==> 05-12 <==
// hopselection
module hopselection(
clk_6M, rstz, p_033us,
regi_isMaster,
ps_pagerespTO,
fk_page,
scancase,
m_half_tslot_p,
connsnewslave, connsnewmaster,
txbit_period, rxbit_period,
fkset_p,   
psackfhs, pagetxfhs, pagetmp, pagerxackfhs ,
corre_threshold,
psrxfhs_succ_p,
psrxfhs,
pstxid,
m_tslot_p, ms_tslot_p,
ps_N_incr_p,
pageAB_2Npage_count, 
Atrain,
regi_interlace_offset, regi_page_k_nudge,
regi_AFH_mode,
regi_AFH_N, regi_AFH_channel_map,
ps, gips, is, giis, page, inquiry, mpr, spr, ir, conns,
prs_clock_frozen, prm_clock_frozen,
CLK, CLKE, CLKN, BD_ADDR,
counter_isFHS,
fk,
fk_chg_p, fk_chg_p_ff,
fk_pstxid
);
input clk_6M, rstz, p_033us;
input regi_isMaster;
input ps_pagerespTO;
input fk_page;
input scancase;
input m_half_tslot_p;
input connsnewslave, connsnewmaster;
input txbit_period, rxbit_period;
input fkset_p;   
input psackfhs, pagetxfhs, pagetmp, pagerxackfhs ;
input corre_threshold;
wire [5:0] counter_clkN1;
wire [5:0] counter_clkE1;
input psrxfhs_succ_p;
input psrxfhs;
input pstxid;
input m_tslot_p, ms_tslot_p;
input ps_N_incr_p;
input [3:0] pageAB_2Npage_count;
input Atrain;
input [4:0] regi_interlace_offset, regi_page_k_nudge;
input regi_AFH_mode;
input [6:0] regi_AFH_N;
input [79:0] regi_AFH_channel_map;
input ps, gips, is, giis, page, inquiry, mpr, spr, ir, conns;
input prs_clock_frozen, prm_clock_frozen;
input [27:0] CLK, CLKE, CLKN, BD_ADDR;
input [4:0] counter_isFHS;
output [6:0] fk;
output fk_chg_p, fk_chg_p_ff;
output fk_pstxid;
wire [4:0] Xprm, Xir, Xprs;
wire [4:0] X;
wire Y1;
wire [5:0] Y2;
wire [4:0] A;
wire [3:0] B;
wire [4:0] C;
wire [8:0] D;
wire [6:0] E, F, Fprime;
wire fk_connsnewslave, fk_connsnewmaster;
wire fk_conns = conns | fk_connsnewslave | fk_connsnewmaster;
wire [27:0] fk_CLK = fk_conns ? CLK + 1'b1 : CLK;
wire [27:0] fk_CLKE = CLKE + 1'b1;
wire [27:0] fk_CLKN = CLKN + 1'b1;
hopctrlwd hopctrlwd_u(
.clk_6M               (clk_6M               ), 
.rstz                 (rstz                 ), 
.p_033us              (p_033us              ),
.mpr_Y                (counter_clkE1[0]     ),
.counter_clkN1        (counter_clkN1        ),  
.counter_clkE1        (counter_clkE1        ),       
  ...
clock: 25.0 ns
lec_check: 0
cap_margin: 20
cell_pad_in_sites_global_placement: 2
core_margin: 7
core_utilization: 45
cts_cluster_diameter: 328
cts_cluster_size: 34
place_density: 0.35
setup_slack_margin: -1.83
slew_margin: 20
run.sh (not shown) runs the stock make flow with config.mk's settings and CLKGATE_MAP_FILE=.
==> 08-26: changes against 05-12 <==
==> flow/config.mk (replaced) <==
export PLATFORM = sky130hd
export DESIGN_NAME = hopselection
export DESIGN_NICKNAME = hopselection
export VERILOG_FILES = /design/flow/design.v
export SDC_FILE = /design/flow/constraint.sdc
export NUM_CORES = 4
export LEC_CHECK = 0
export CAP_MARGIN = 20
export CELL_PAD_IN_SITES_GLOBAL_PLACEMENT = 3
export CORE_ASPECT_RATIO = 0.5
export CORE_MARGIN = 9
export CORE_UTILIZATION = 40
export CTS_CLUSTER_DIAMETER = 270
export CTS_CLUSTER_SIZE = 45
export PLACE_DENSITY_LB_ADDON = 0.3
export SETUP_SLACK_MARGIN = -1.01
export SLEW_MARGIN = 20
export TNS_END_PERCENT = 15
==> summary of the runs <==
- Against 05-12, the clock skew of 08-26 is higher by 0.0022 ns.
- Sequential power is about the same in 05-12 and 08-26.
- Wire length: 08-26 is smaller than 05-12 (about 1.6%).
- Sequential cell count is the same in 05-12 and 08-26.
- In sequential share of layout area, 08-26 and 05-12 hardly differ.
- In 08-26 the setup slack is worse than in 05-12, by 0.28 ns.
- In 08-26 the first-iteration DRC count is smaller than in 05-12, by about 13%.
==> figures <==
	08-26	05-12
Ratio of final minimum period to clock period	92.2%	91.1%
Outcome	complete, no violations	complete, no violations
OpenROAD warnings	67	69
WHS	0.468 ns	0.475 ns
Post-Route Utilization	49.2%	54.4%
Sequential Power Share	16.0%	15.9%
Clock buffer and inverter area fraction after layout	2.62%	2.92%
Count of inserted antenna diode cells	0	1
Portion of total power attributed to the clock network	14.4%	15.6%
Met3 routing resource usage after global routing	3.28%	3.46%
WL per Instance	18.1 µm	18.8 µm
Max Clock Skew	0.0117 ns	0.00950 ns
Switching power total	0.757 mW	0.750 mW
Clk_buf instances	18	17
Tap cells	577	518
Final HPWL from detailed placement	39400 µm	39800 µm

==> inputs of run a <==
hopselection again, from the RTL that the note above started with.
Settings: LEC_CHECK=0, ABC_AREA=1, CAP_MARGIN=20, CORE_MARGIN=2, CORE_UTILIZATION=70, CTS_CLUSTER_DIAMETER=226, HOLD_SLACK_MARGIN=0.28, SETUP_SLACK_MARGIN=-1.28, SLEW_MARGIN=20; clock period 12.8 ns.
==> inputs of run b, as changes to run a <==
--- a/flow/config.mk
+++ b/flow/config.mk
@@ -10,6 +10,8 @@
 export CORE_MARGIN = 2
 export CORE_UTILIZATION = 70
-export CTS_CLUSTER_DIAMETER = 226
-export HOLD_SLACK_MARGIN = 0.28
-export SETUP_SLACK_MARGIN = -1.28
+export CTS_CLUSTER_DIAMETER = 234
+export CTS_CLUSTER_SIZE = 72
+export MAX_ROUTING_LAYER = met4
+export PLACE_DENSITY = 0.65
 export SLEW_MARGIN = 20
+export TNS_END_PERCENT = 5
==> flow/constraint.sdc (replaced) <==
create_clock -name core_clock -period 15.4 [get_ports {clk_6M}]
set_input_delay 3.0800 -clock core_clock [delete_from_list [all_inputs] [get_ports {clk_6M}]]
set_output_delay 3.0800 -clock core_clock [all_outputs]
set_load 0.01 [all_outputs]
==> inputs of run c, as changes to run a <==
--- a/flow/config.mk
+++ b/flow/config.mk
@@ -9,7 +9,7 @@
 export CAP_MARGIN = 20
 export CORE_MARGIN = 2
-export CORE_UTILIZATION = 70
-export CTS_CLUSTER_DIAMETER = 226
-export HOLD_SLACK_MARGIN = 0.28
-export SETUP_SLACK_MARGIN = -1.28
+export CORE_UTILIZATION = 72
+export CTS_CLUSTER_DIAMETER = 142
+export CTS_CLUSTER_SIZE = 99
+export PLACE_DENSITY = 0.6
 export SLEW_MARGIN = 20
==> flow/constraint.sdc (replaced) <==
create_clock -name core_clock -period 21.1 [get_ports {clk_6M}]
set_input_delay 4.2200 -clock core_clock [delete_from_list [all_inputs] [get_ports {clk_6M}]]
set_output_delay 4.2200 -clock core_clock [all_outputs]
set_load 0.01 [all_outputs]
==> results.json <==
{
  "cts_setup_buffers": 7,
  "placed_area_mm2": 0.0221,
  "outcome": "did not finish",
  "error": "[ERROR GRT-0116] Global routing finished with congestion. Check the congestion regions in the DRC Viewer.",
  "rows": 57,
  "gp_congestion": 1.02,
  "stop_stage": "5_1_grt",
  "grt_usage_pct": 80.8,
  "die_w_um": 161,
  "initial_core_util_pct": 71.3
}
Source of the figures above: run a

==> results.json <==
{
  "grt_antenna_before_repair": 1,
  "gp_congestion": 0.996,
  "placed_area_mm2": 0.0198,
  "rows": 56,
  "cts_root_buffer": "clkbuf_16",
  "drt_wl_total_um": 54700,
  "outcome": "finished clean",
  "fin_area_mm2": 0.0204,
  "initial_core_util_pct": 73.4,
  "drc": 0,
  "die_w_um": 159,
  "cts-buffers-inserted": 17,
  "endpoint": "fk[4]",
  "grt_usage_pct": 42.8
}
Source of the figures above: run c

==> results.json <==
{
  "outcome": "finished with violations",
  "check-failures": "setup timing",
  "grt_usage_pct": 45.8,
  "die_w_um": 161,
  "rows": 57,
  "cts_root_buffer": "clkbuf_16",
  "placed_area_mm2": 0.0207,
  "initial_core_util_pct": 71.3,
  "setup_ws_ns": -0.399,
  "seq_cells": 169,
  "ys.warnings.count": 10,
  "gp_congestion": 1.02,
  "setup_viol": 7,
  "clkPwrFrac_pct": 12.8
}
Source of the figures above: run b


==> trial 39: inputs <==
Starting RTL as in the previous note.
Settings: LEC_CHECK=0, CAP_MARGIN=35, CELL_PAD_IN_SITES_GLOBAL_PLACEMENT=0, CORE_ASPECT_RATIO=0.84, CORE_MARGIN=9, CORE_UTILIZATION=28, CTS_CLUSTER_DIAMETER=167, CTS_CLUSTER_SIZE=93, GPL_ROUTABILITY_DRIVEN=0, GPL_TIMING_DRIVEN=1, MAX_ROUTING_LAYER=met4, PLACE_DENSITY_LB_ADDON=0.2, SLEW_MARGIN=20; clock period 17.0 ns.
==> build 12: changes against trial 39 <==
- CAP_MARGIN: 35 -> 20
- CELL_PAD_IN_SITES_GLOBAL_PLACEMENT: 0 -> not set
- CORE_ASPECT_RATIO: 0.84 -> not set
- CORE_MARGIN: 9 -> 2
- CORE_UTILIZATION: 28 -> 68
- CTS_CLUSTER_DIAMETER: 167 -> 232
- CTS_CLUSTER_SIZE: 93 -> 37
- GPL_ROUTABILITY_DRIVEN: 0 -> not set
- GPL_TIMING_DRIVEN: 1 -> not set
- PLACE_DENSITY_LB_ADDON: 0.2 -> not set
==> flow/constraint.sdc (replaced) <==
create_clock -name core_clock -period 15.1 [get_ports {clk_6M}]
set_input_delay 3.0200 -clock core_clock [delete_from_list [all_inputs] [get_ports {clk_6M}]]
set_output_delay 3.0200 -clock core_clock [all_outputs]
set_load 0.01 [all_outputs]
==> build 32: changes against trial 39 <==
- CAP_MARGIN: 35 -> 20
- CELL_PAD_IN_SITES_GLOBAL_PLACEMENT: 0 -> not set
- CORE_ASPECT_RATIO: 0.84 -> not set
- CORE_MARGIN: 9 -> 2
- CORE_UTILIZATION: 28 -> 40
- CTS_CLUSTER_DIAMETER: 167 -> not set
- CTS_CLUSTER_SIZE: 93 -> not set
- GPL_ROUTABILITY_DRIVEN: 0 -> not set
- GPL_TIMING_DRIVEN: 1 -> not set
- MAX_ROUTING_LAYER: met4 -> not set
- PLACE_DENSITY: not set -> 0.6
- PLACE_DENSITY_LB_ADDON: 0.2 -> not set
==> flow/constraint.sdc (replaced) <==
create_clock -name core_clock -period 25.0 [get_ports {clk_6M}]
set_input_delay 5.0000 -clock core_clock [delete_from_list [all_inputs] [get_ports {clk_6M}]]
set_output_delay 5.0000 -clock core_clock [all_outputs]
set_load 0.01 [all_outputs]
==> build 22: changes against trial 39 <==
- CAP_MARGIN: 35 -> 5
- CELL_PAD_IN_SITES_GLOBAL_PLACEMENT: 0 -> not set
- CORE_ASPECT_RATIO: 0.84 -> not set
- CTS_CLUSTER_DIAMETER: 167 -> 375
- GPL_ROUTABILITY_DRIVEN: 0 -> not set
- GPL_TIMING_DRIVEN: 1 -> 0
==> flow/constraint.sdc (replaced) <==
create_clock -name core_clock -period 35.9 [get_ports {clk_6M}]
set_input_delay 7.1800 -clock core_clock [delete_from_list [all_inputs] [get_ports {clk_6M}]]
set_output_delay 7.1800 -clock core_clock [all_outputs]
set_load 0.01 [all_outputs]
==> flow.log <==
[flow] collecting metrics
INFO  metric detailedRoute.firstPassIterationCount = 5
INFO  metric antenna_cells = 0
INFO  metric outcome = finished with violations
INFO  metric grtUsageMet1 = 21.3%
INFO  metric post-route-util = 38.6%
INFO  metric seqCellArea = 0.00423 mm2
INFO  metric final.period_utilization = 101%
INFO  metric swShare = 39.3%
INFO  metric post-route-worst-setup-slack = -0.139 ns
INFO  metric setup_violations = 7
INFO  metric so_faults = negative setup slack
INFO  metric r2r-start = hopctrlwd_u.mod79_Fprime.op_dividend[26]$_DFFE_PN0P_
Source of the figures above: trial 39

==> flow.log <==
[flow] collecting metrics
INFO  metric final.period_utilization = 78.0%
INFO  metric initial_antenna_violation_count = 14
INFO  metric detailedRoute.firstPassIterationCount = 6
INFO  metric outcome = finished clean
INFO  metric r2r-start = hopctrlwd_u.mod79_Fprime.op_dividend[26]$_DFFE_PN0P_
INFO  metric drt-total-wl = 56,100 um
INFO  metric antenna_cells = 15
INFO  metric core = 0.0619 mm2
INFO  metric seqCellArea = 0.00423 mm2
INFO  metric setup_violations = 0
INFO  metric worst_setup_path_start_kind = primary input
INFO  metric synthTopCellsByCount = dfrtp_1 (167), nor2_1 (156), ha_1 (143), nand2_1 (143), xnor2_1 (127)
INFO  metric post-route-util = 35.0%
INFO  metric die_h = 269 um
INFO  metric power_report.internal_total = 0.729 mW
INFO  metric synthDistinctLibCells = 94
INFO  metric pg_seq = 0.199 mW
INFO  metric post-route-worst-setup-slack = 7.89 ns
INFO  metric hold-path-endpoint = hopctrlwd_u.k_offset_frozen[3]$_DFFE_PN0N_
INFO  metric crit_path_max_incr_delay = 0.71 ns
INFO  metric post-layout-total-power = 1.26 mW
Source of the figures above: build 22

==> flow.log <==
[flow] collecting metrics
INFO  metric post-route-worst-setup-slack = 2.18 ns
INFO  metric swShare = 40.5%
INFO  metric outcome = finished clean
INFO  metric ys_cells = 1,974
INFO  metric setup_violations = 0
INFO  metric global_route.usage.total = 21.5%
INFO  metric post-route-util = 48.8%
INFO  metric r2r-start = hopctrlwd_u.mod79_Fprime.op_dividend[26]$_DFFE_PN0P_
INFO  metric detailedRoute.firstPassIterationCount = 7
INFO  metric final.period_utilization = 91.3%
INFO  metric multi_input_comb_cells = 1,604
INFO  metric nonClockBufferCount = 246
INFO  metric seqCellArea = 0.00423 mm2
Source of the figures above: build 32

==> flow.log <==
[flow] collecting metrics
INFO  metric grtUsageMet1 = 50.5%
INFO  metric antenna_cells = 10
INFO  metric so_faults = negative setup slack
INFO  metric synth_area = 0.0176 mm2
INFO  metric post-route-worst-setup-slack = -2.46 ns
INFO  metric setup_violations = 7
INFO  metric detailedRoute.firstPassIterationCount = 15
INFO  metric final.period_utilization = 116%
INFO  metric stage_log_warnings = 75
INFO  metric r2r-start = hopctrlwd_u.mod79_F.op_dividend[44]$_DFFE_PN0P_
INFO  metric outcome = finished with violations
Source of the figures above: build 12

Power figures rest on the tool's default switching activity, not on a simulated workload.
